// complex_mean_square
module complex_mean_square (
    input wire i_clk,
    input wire i_arst,
    input wire i_en,
    input wire [2:0] i_log2_samples,
    input wire        i_valid,
    input wire [31:0] i_y,
    input wire [31:0] i_y_hat,
    output reg        o_valid,
    output reg [63:0] o_data
);
export LEC_CHECK = 0
export ABC_AREA = 1
export CAP_MARGIN = 20
export CORE_MARGIN = 2
export CORE_UTILIZATION = 72
export CTS_CLUSTER_DIAMETER = 192
export CTS_CLUSTER_SIZE = 10
export SETUP_SLACK_MARGIN = 0.8
export SLEW_MARGIN = 40
create_clock -name core_clock -period 5.59 [get_ports {i_clk}]
run.sh (not shown) runs the stock make flow with config.mk's settings and CLKGATE_MAP_FILE=.
The first run did not get past global routing.
==> next run, changes <==
--- a/flow/config.mk
+++ b/flow/config.mk
@@ -7,3 +7,2 @@
 export LEC_CHECK = 0
-export ABC_AREA = 1
 export CAP_MARGIN = 20
@@ -11,5 +10,4 @@
 export CORE_UTILIZATION = 72
-export CTS_CLUSTER_DIAMETER = 192
-export CTS_CLUSTER_SIZE = 10
-export SETUP_SLACK_MARGIN = 0.8
-export SLEW_MARGIN = 40
+export HOLD_SLACK_MARGIN = -0.08
+export MAX_ROUTING_LAYER = met4
+export SLEW_MARGIN = 20
==> flow/constraint.sdc (replaced) <==
create_clock -name core_clock -period 9.57 [get_ports {i_clk}]
set_input_delay 1.9140 -clock core_clock [delete_from_list [all_inputs] [get_ports {i_clk}]]
set_output_delay 1.9140 -clock core_clock [all_outputs]
set_load 0.01 [all_outputs]
Effect:
- The changed run never finished: it broke off in global routing on GRT-0232
- area after synthesis shrinks by 3.2%
- die area shrinks by 3.1%
- synthesized cell count shrinks by 16%
==> next run, changes <==
--- a/flow/config.mk
+++ b/flow/config.mk
@@ -7,7 +7,7 @@
 export LEC_CHECK = 0
-export CAP_MARGIN = 20
+export CAP_MARGIN = 30
 export CORE_MARGIN = 2
 export CORE_UTILIZATION = 72
-export HOLD_SLACK_MARGIN = -0.08
 export MAX_ROUTING_LAYER = met4
 export SLEW_MARGIN = 20
+export TNS_END_PERCENT = 40
==> flow/constraint.sdc (replaced) <==
create_clock -name core_clock -period 10.3 [get_ports {i_clk}]
set_input_delay 2.0600 -clock core_clock [delete_from_list [all_inputs] [get_ports {i_clk}]]
set_output_delay 2.0600 -clock core_clock [all_outputs]
set_load 0.01 [all_outputs]
Effect:
- The changed run completed and failed the layout checks on negative setup slack
- area after synthesis stays the same
- die size is unchanged
- synthesized cell count does not change

* * *

job 6649:
complex_mean_square again, from the RTL that the note above started with.
export LEC_CHECK = 0
export CAP_MARGIN = 20
export CELL_PAD_IN_SITES_DETAIL_PLACEMENT = 0
export CORE_MARGIN = 9
export CORE_UTILIZATION = 57
export CTS_CLUSTER_DIAMETER = 94
export GPL_TIMING_DRIVEN = 0
export PLACE_DENSITY_LB_ADDON = 0.02
export SETUP_SLACK_MARGIN = 1.57
export SLEW_MARGIN = 40
export TNS_END_PERCENT = 20
create_clock -name core_clock -period 7.64 [get_ports {i_clk}]
No crash in job 6649: every stage finished, but the layout fails its final checks due to setup timing.
What job 414 does differently from job 6649 at the input level:
Settings: putting MAX_ROUTING_LAYER at met4 where nothing was set; swapping 20 for 40 in CAP_MARGIN; swapping 0 for 1 in GPL_TIMING_DRIVEN; swapping 20 for 80 in TNS_END_PERCENT; putting CORE_ASPECT_RATIO at 0.54 where nothing was set; swapping 57 for 31 in CORE_UTILIZATION; putting MIN_ROUTING_LAYER at met2 where nothing was set; clearing SETUP_SLACK_MARGIN, which used to be 1.57; clearing CTS_CLUSTER_DIAMETER, which used to be 94; putting GPL_ROUTABILITY_DRIVEN at 0 where nothing was set; putting ABC_AREA at 1 where nothing was set; swapping 0 for 2 in CELL_PAD_IN_SITES_DETAIL_PLACEMENT.
Diff job 6649 -> job 414: distinct cell type count of the synthesized netlist now smaller; global-route usage went up by 12 points; total die size moved up; wire length of the first global-routing pass grew by 110 mm.
Worst stage delay on the critical path on job 414 is up relative to job 6649.
FAIL for each of job 414 and job 6649
Layout checks on job 414: not met. Flow itself completed; violations: setup timing.
Any difference in number of synthesized flops with an enable pin between job 6649 and job 414 is small enough to ignore.
Compared with job 6649, job 414 shows clock period minus worst slack lower by 1000 ps.
Relative to job 6649, job 414 degrades final cell area excluding filler cells.
Inputs modified between job 414 and job 2872:
Settings: a deleted CORE_ASPECT_RATIO that had been 0.54; a deleted MIN_ROUTING_LAYER that had been met2; a deleted PLACE_DENSITY_LB_ADDON that had been 0.02; a change of CAP_MARGIN from 40 to 20; a deleted GPL_TIMING_DRIVEN that had been 1; a change of CORE_UTILIZATION from 31 to 70; a change of SLEW_MARGIN from 40 to 20; a deleted GPL_ROUTABILITY_DRIVEN that had been 0; a deleted ABC_AREA that had been 1; a deleted CELL_PAD_IN_SITES_DETAIL_PLACEMENT that had been 2; a change of CORE_MARGIN from 9 to 2; a deleted TNS_END_PERCENT that had been 80; a change of the clock period (ns, I/O delays scaled along) from 7.64 to 11.1.
Final checks on job 2872, whose flow otherwise completed, came back failing, citing setup timing.
Summary of job 2872 over job 414: post-synthesis net count went down by 12%, worst slew margin relative to its limit fell 9.9 points, total negative slack up 83190 ps.
> inputs changed (job 2872 -> job 5586)
Settings: a change of CORE_UTILIZATION from 70 to 40; a deleted MAX_ROUTING_LAYER that had been met4; a change of the clock period (ns, I/O delays scaled along) from 11.1 to 13.5.
### Flow results
Having completed the whole flow, job 5586 delivered a layout that passed the timing, DRC and antenna checks.
Job 2872 → job 5586: routed wire length shows a reduction of about 1.4%, setup TNS after final layout shows an increase of 750 ps, critical path depth now sits lower.
Lower post-cts gate resize count among job 2872 and job 5586: job 5586
Delta (job 5586 minus job 2872): initial cell density of the core lost 30 points; final cell count picked up an extra 65; total iterations of the first detailed-routing run lost 2.

* * *

Starting RTL as in the previous note.
// complex_mean_square
module complex_mean_square (
    input wire i_clk,
    input wire i_arst,
    input wire i_en,
    input wire [2:0] i_log2_samples,
    input wire        i_valid,
    input wire [31:0] i_y,
    input wire [31:0] i_y_hat,
    output reg        o_valid,
    output reg [63:0] o_data
);
clock: 9.67 ns
lec_check: 0
cap_margin: 20
cell_pad_in_sites_detail_placement: 0
core_margin: 2
core_utilization: 72
cts_cluster_size: 78
gpl_timing_driven: 1
hold_slack_margin: -0.1
max_routing_layer: met4
place_density: 0.35
setup_slack_margin: -0.58
slew_margin: 40
tns_end_percent: 40
The first run finished with setup timing left.
==> next run, changes <==
Settings changed: CELL_PAD_IN_SITES_DETAIL_PLACEMENT 0 to unset, CTS_CLUSTER_SIZE 78 to unset, GPL_TIMING_DRIVEN 1 to unset, HOLD_SLACK_MARGIN -0.1 to -0.08, PLACE_DENSITY 0.35 to unset, SETUP_SLACK_MARGIN -0.58 to 1.41, SLEW_MARGIN 40 to 20, TNS_END_PERCENT 40 to unset.
Clock period 9.67 ns to 11.1 ns, I/O delays scaled along.
The new run finished but failed the layout checks on setup timing. Cell area grows by 1.1%. Critical path depth grows by 6. Core utilization grows by 1.0 points. Setup slack gets better by 0.86 ns. Cell count shrinks by 1.2%. Synthesized area does not change. Hold slack gets worse by 0.017 ns.
==> next run, changes <==
Settings changed: HOLD_SLACK_MARGIN -0.08 to -0.09, SETUP_SLACK_MARGIN 1.41 to unset.
Clock period 11.1 ns to 10.3 ns, I/O delays scaled along.
Result:
- The changed run completed and failed the layout checks on setup timing
- sequential cell count does not change
- first-iteration DRC count drops by 6.2%
- setup slack loses 0.46 ns
